==> branch fjord: inputs <==
==> flow/design.v <==
`timescale 1ns / 1ns
module alu_top(clk, a, b, s, result, zero);
input clk;
input [15:0] a, b;
input [3:0] s;
output reg [15:0] result;
output reg zero;
reg [15:0] a_q, b_q;
reg [3:0] s_q;
wire [15:0] alu_result;
wire alu_zero;
always @(posedge clk) begin
    a_q <= a;
    b_q <= b;
    s_q <= s;
    result <= alu_result;
    zero <= alu_zero;
end
alu u_alu(.a(a_q), .b(b_q), .s(s_q), .result(alu_result), .zero_detection(alu_zero));
endmodule

`timescale 1ns / 1ns
module three_to_one_mux(d0,d1,d2,s,y);
input [15:0] d0, d1, d2;
input [1:0] s;
output [15:0] y;
reg [15:0] y;
always@(d0 or d1 or d2 or s)
begin
case(s)
      2'b00  : y = d0;
      2'b01  : y = d1;
      2'b10  : y = d2;
      default : y = d0; 
endcase
end
endmodule
module rotate_right(n, value, result);
	input [15:0] n, value;
	output reg [15:0] result;
	reg [15:0] temp, temp2;
	always@(*)
	begin
		temp = 16'd0;
		temp2 = 16'd0;
		case(n[3:0])
			0:
				begin
				result = value;
				end
			1:
				begin
				temp = { {15 - 1 + 1{1'b0}}, value[1 - 1: 0] };
				temp2 = value >> 1;
				result = {temp[1 - 1: 0] , temp2[15 - 1: 0]};
				end
			2:
				begin
				temp = { {15 - 2 + 1{1'b0}}, value[2 - 1: 0] };
				temp2 = value >> 2;
				result = {temp[2 - 1: 0] , temp2[15 - 2: 0]};
				end
			3:
				begin
				temp = { {15 - 3 + 1{1'b0}}, value[3 - 1: 0] };
				temp2 = value >> 3;
				result = {temp[3 - 1: 0] , temp2[15 - 3: 0]};
				end
			4:
				begin
				temp = { {15 - 4 + 1{1'b0}}, value[4 - 1: 0] };
				temp2 = value >> 4;
				result = {temp[4 - 1: 0] , temp2[15 - 4: 0]};
				end
			5:
				begin
				temp = { {15 - 5 + 1{1'b0}}, value[5 - 1: 0] };
				temp2 = value >> 5;
				result = {temp[5 - 1: 0] , temp2[15 - 5: 0]};
				end
			6:
				begin
				temp = { {15 - 6 + 1{1'b0}}, value[6 - 1: 0] };
				temp2 = value >> 6;
				result = {temp[6 - 1: 0] , temp2[15 - 6: 0]};
				end
			7:
				begin
				temp = { {15 - 7 + 1{1'b0}}, value[7 - 1: 0] };
				temp2 = value >> 7;
				result = {temp[7 - 1: 0] , temp2[15 - 7: 0]};
				end
			8:
				begin
				temp = { {15 - 8 + 1{1'b0}}, value[8 - 1: 0] };
				temp2 = value >> 8;
				result = {temp[8 - 1: 0] , temp2[15 - 8: 0]};
				end
			9:
				begin
				temp = { {15 - 9 + 1{1'b0}}, value[9 - 1: 0] };
				temp2 = value >> 9;
				result = {temp[9 - 1: 0] , temp2[15 - 9: 0]};
				end
			10:
				begin
				temp = { {15 - 10 + 1{1'b0}}, value[10 - 1: 0] };
				temp2 = value >> 10;
				result = {temp[10 - 1: 0] , temp2[15 - 10: 0]};
				end
			11:
				begin
				temp = { {15 - 11 + 1{1'b0}}, value[11 - 1: 0] };
				temp2 = value >> 11;
				result = {temp[11 - 1: 0] , temp2[15 - 11: 0]};
				end
			12:
				begin
				temp = { {15 - 12 + 1{1'b0}}, value[12 - 1: 0] };
				temp2 = value >> 12;
				result = {temp[12 - 1: 0] , temp2[15 - 12: 0]};
				end
			13:
				begin
				temp = { {15 - 13 + 1{1'b0}}, value[13 - 1: 0] };
				temp2 = value >> 13;
				result = {temp[13 - 1: 0] , temp2[15 - 13: 0]};
				end
			14:
				begin
				temp = { {15 - 14 + 1{1'b0}}, value[14 - 1: 0] };
				temp2 = value >> 14;
				result = {temp[14 - 1: 0] , temp2[15 - 14: 0]};
				end
			15:
				begin
				temp = { {15 - 15 + 1{1'b0}}, value[15 - 1: 0] };
				temp2 = value >> 15;
				result = {temp[15 - 1: 0] , temp2[15 - 15: 0]};
				end
		endcase
	end
endmodule
module rotate_left(n, value, result);
	input [15:0] n, value;
	output reg [15:0] result;
	reg [15:0] temp, temp2;
	always@(*)
	begin
		temp = 16'd0;
		temp2 = 16'd0;
		case(n[3:0])
			0:
				begin
				result = value;
				end
			1:
				begin
				temp = { {15 - 1 + 1{1'b0}}, value[15:15 - 1 + 1] };
				temp2 = value << 1;
				result = {temp2[15:1] , temp[1 - 1:0]};
				end
			2:
				begin
				temp = { {15 - 2 + 1{1'b0}}, value[15:15 - 2 + 1] };
				temp2 = value << 2;
				result = {temp2[15:2] , temp[2 - 1:0]};
				end
			3:
				begin
				temp = { {15 - 3 + 1{1'b0}}, value[15:15 - 3 + 1] };
				temp2 = value << 3;
				result = {temp2[15:3] , temp[3 - 1:0]};
				end
			4:
				begin
				temp = { {15 - 4 + 1{1'b0}}, value[15:15 - 4 + 1] };
				temp2 = value << 4;
				result = {temp2[15:4] , temp[4 - 1:0]};
				end
			5:
				begin
				temp = { {15 - 5 + 1{1'b0}}, value[15:15 - 5 + 1] };
				temp2 = value << 5;
				result = {temp2[15:5] , temp[5 - 1:0]};
				end
			6:
				begin
				temp = { {15 - 6 + 1{1'b0}}, value[15:15 - 6 + 1] };
				temp2 = value << 6;
				result = {temp2[15:6] , temp[6 - 1:0]};
				end
			7:
				begin
				temp = { {15 - 7 + 1{1'b0}}, value[15:15 - 7 + 1] };
				temp2 = value << 7;
				result = {temp2[15:7] , temp[7 - 1:0]};
				end
			8:
				begin
				temp = { {15 - 8 + 1{1'b0}}, value[15:15 - 8 + 1] };
				temp2 = value << 8;
				result = {temp2[15:8] , temp[8 - 1:0]};
				end
			9:
				begin
				temp = { {15 - 9 + 1{1'b0}}, value[15:15 - 9 + 1] };
				temp2 = value << 9;
				result = {temp2[15:9] , temp[9 - 1:0]};
				end
			10:
				begin
				temp = { {15 - 10 + 1{1'b0}}, value[15:15 - 10 + 1] };
				temp2 = value << 10;
				result = {temp2[15:10] , temp[10 - 1:0]};
				end
			11:
				begin
				temp = { {15 - 11 + 1{1'b0}}, value[15:15 - 11 + 1] };
				temp2 = value << 11;
				result = {temp2[15:11] , temp[11 - 1:0]};
				end
			12:
				begin
				temp = { {15 - 12 + 1{1'b0}}, value[15:15 - 12 + 1] };
				temp2 = value << 12;
				result = {temp2[15:12] , temp[12 - 1:0]};
				end
			13:
				begin
				temp = { {15 - 13 + 1{1'b0}}, value[15:15 - 13 + 1] };
				temp2 = value << 13;
				result = {temp2[15:13] , temp[13 - 1:0]};
				end
			14:
				begin
				temp = { {15 - 14 + 1{1'b0}}, value[15:15 - 14 + 1] };
				temp2 = value << 14;
				result = {temp2[15:14] , temp[14 - 1:0]};
				end
			15:
				begin
				temp = { {15 - 15 + 1{1'b0}}, value[15:15 - 15 + 1] };
				temp2 = value << 15;
				result = {temp2[15:15] , temp[15 - 1:0]};
				end
		endcase
	end
endmodule
`timescale 1ns / 1ns
module alu(a,b,s,result,zero_detection);
input [15:0] a, b;
input [3:0] s;
output [15:0] result;
output reg zero_detection;
wire [15:0] rol_result, ror_result;
reg [15:0] other_result;
reg [1:0] mux_select;
wire [15:0] temp_result;
rotate_left rl1(.n(a), .value(b), .result(rol_result));
rotate_right rr1(.n(a), .value(b), .result(ror_result));
three_to_one_mux mux_1(.d0(rol_result),.d1(ror_result),.d2(other_result),.s(mux_select),.y(temp_result));
always@(*)
begin
 other_result = 16'd0;
 mux_select = 2'h2;
 case(s)
      4'b1111: begin other_result = a + b; mux_select = 3'h2;end   
      4'b1110: begin other_result = a - b; mux_select = 3'h2;end  
      4'b1101: begin other_result = a & b; mux_select = 3'h2;end 
      4'b1100: begin other_result = a | b; mux_select = 3'h2;end 
      4'b0001: begin other_result = a * b; mux_select = 3'h2;end
      4'b1100: begin other_result = a / b; mux_select = 3'h2;end
      4'b1010: begin other_result = a<<b; mux_select = 3'h2;end
      4'b1011: begin other_result = a>>b; mux_select = 3'h2;end
      4'b1000:    begin 
                  if (a < b) 
                        begin 
                              other_result = 16'd1; 
                              mux_select = 3'h2; 
                        end
                  else
                        begin
                              other_result = 0;
                              mux_select = 3'h2; 
                        end
                  end 
      4'b1001:    begin 
                  if(a > b) 
                        begin
                              other_result = 16'd1; 
                              mux_select = 3'h2;
                        end
                  else
                        begin
                              other_result = 0;
                              mux_select = 3'h2; 
                        end
                  end
      4'b1001: begin mux_select = 3'h0;end
      4'b1010: begin mux_select = 3'h1; end
      default: ;
endcase      
end 
always@(*)
begin
if(result == 0)
      zero_detection = 1;
else
      zero_detection = 0;
end 
assign result = temp_result;
endmodule
==> flow/run.sh <==
#!/bin/bash
# the make line also repeats each setting of config.mk as NAME=value (left out here)
make -C /OpenROAD-flow-scripts/flow DESIGN_CONFIG=/design/flow/config.mk WORK_HOME=/design/flow/orfs CLKGATE_MAP_FILE= finish
==> flow/config.mk <==
export PLATFORM = sky130hd
export DESIGN_NAME = alu_top
export DESIGN_NICKNAME = alu_top
export VERILOG_FILES = /design/flow/design.v
export SDC_FILE = /design/flow/constraint.sdc
export NUM_CORES = 4
export LEC_CHECK = 0
export CAP_MARGIN = 20
export CELL_PAD_IN_SITES_DETAIL_PLACEMENT = 2
export CELL_PAD_IN_SITES_GLOBAL_PLACEMENT = 2
export CORE_MARGIN = 2
export CORE_UTILIZATION = 61
export CTS_CLUSTER_DIAMETER = 33
export GPL_ROUTABILITY_DRIVEN = 1
export MIN_ROUTING_LAYER = met2
export PLACE_DENSITY_LB_ADDON = 0.29
export SETUP_SLACK_MARGIN = 1.66
export SLEW_MARGIN = 20
export TNS_END_PERCENT = 70
==> flow/constraint.sdc <==
create_clock -name core_clock -period 12.6 [get_ports {clk}]
set_input_delay 2.5200 -clock core_clock [delete_from_list [all_inputs] [get_ports {clk}]]
set_output_delay 2.5200 -clock core_clock [all_outputs]
set_load 0.01 [all_outputs]
==> inputs of branch cedar, as changes to branch fjord <==
==> flow/config.mk (replaced) <==
export PLATFORM = sky130hd
export DESIGN_NAME = alu_top
export DESIGN_NICKNAME = alu_top
export VERILOG_FILES = /design/flow/design.v
export SDC_FILE = /design/flow/constraint.sdc
export NUM_CORES = 4
export LEC_CHECK = 0
export CAP_MARGIN = 35
export CORE_MARGIN = 2
export CORE_UTILIZATION = 72
export CTS_CLUSTER_DIAMETER = 30
export CTS_CLUSTER_SIZE = 50
export PLACE_DENSITY_LB_ADDON = 0.0
export SETUP_SLACK_MARGIN = 0.82
export SLEW_MARGIN = 20
==> flow/constraint.sdc (replaced) <==
create_clock -name core_clock -period 5.79 [get_ports {clk}]
set_input_delay 1.1580 -clock core_clock [delete_from_list [all_inputs] [get_ports {clk}]]
set_output_delay 1.1580 -clock core_clock [all_outputs]
set_load 0.01 [all_outputs]
==> deck_impl_summary.md <==
Key Metrics from the Run

Run status
  • Status: stopped before the end
  • Error: [ERROR FLW-0024] Place density exceeds 1.0 (current PLACE_DENSITY_LB_ADDON =  0.29). Please check if the value of  PLACE_DENSITY_LB_ADDON is between 0 and 0.99.
  • Stopping stage: global placement without I/O

Die
  • Core area: between 10000 and 15000 um2
  • Num rows: 43
  • Die Span X: 124 um
  • Die height: roughly 120 um
The numbers above come from branch fjord.

==> deck_impl_summary.md <==
Key Metrics from the Run

Run status
  • Status: stopped before the end
  • Error: [ERROR GRT-0232] Routing congestion too high. Check the congestion heatmap in the GUI.
  • Stopping stage: global routing

Die
  • Die Span X: 115 um
  • Core area: between 10000 and 15000 um2
  • Num rows: about 40
  • Die height: 115 um

Global route
  • GRT Overall Usage: 76.1%
  • Routing usage on met2: 93.7%
The numbers above come from branch cedar.

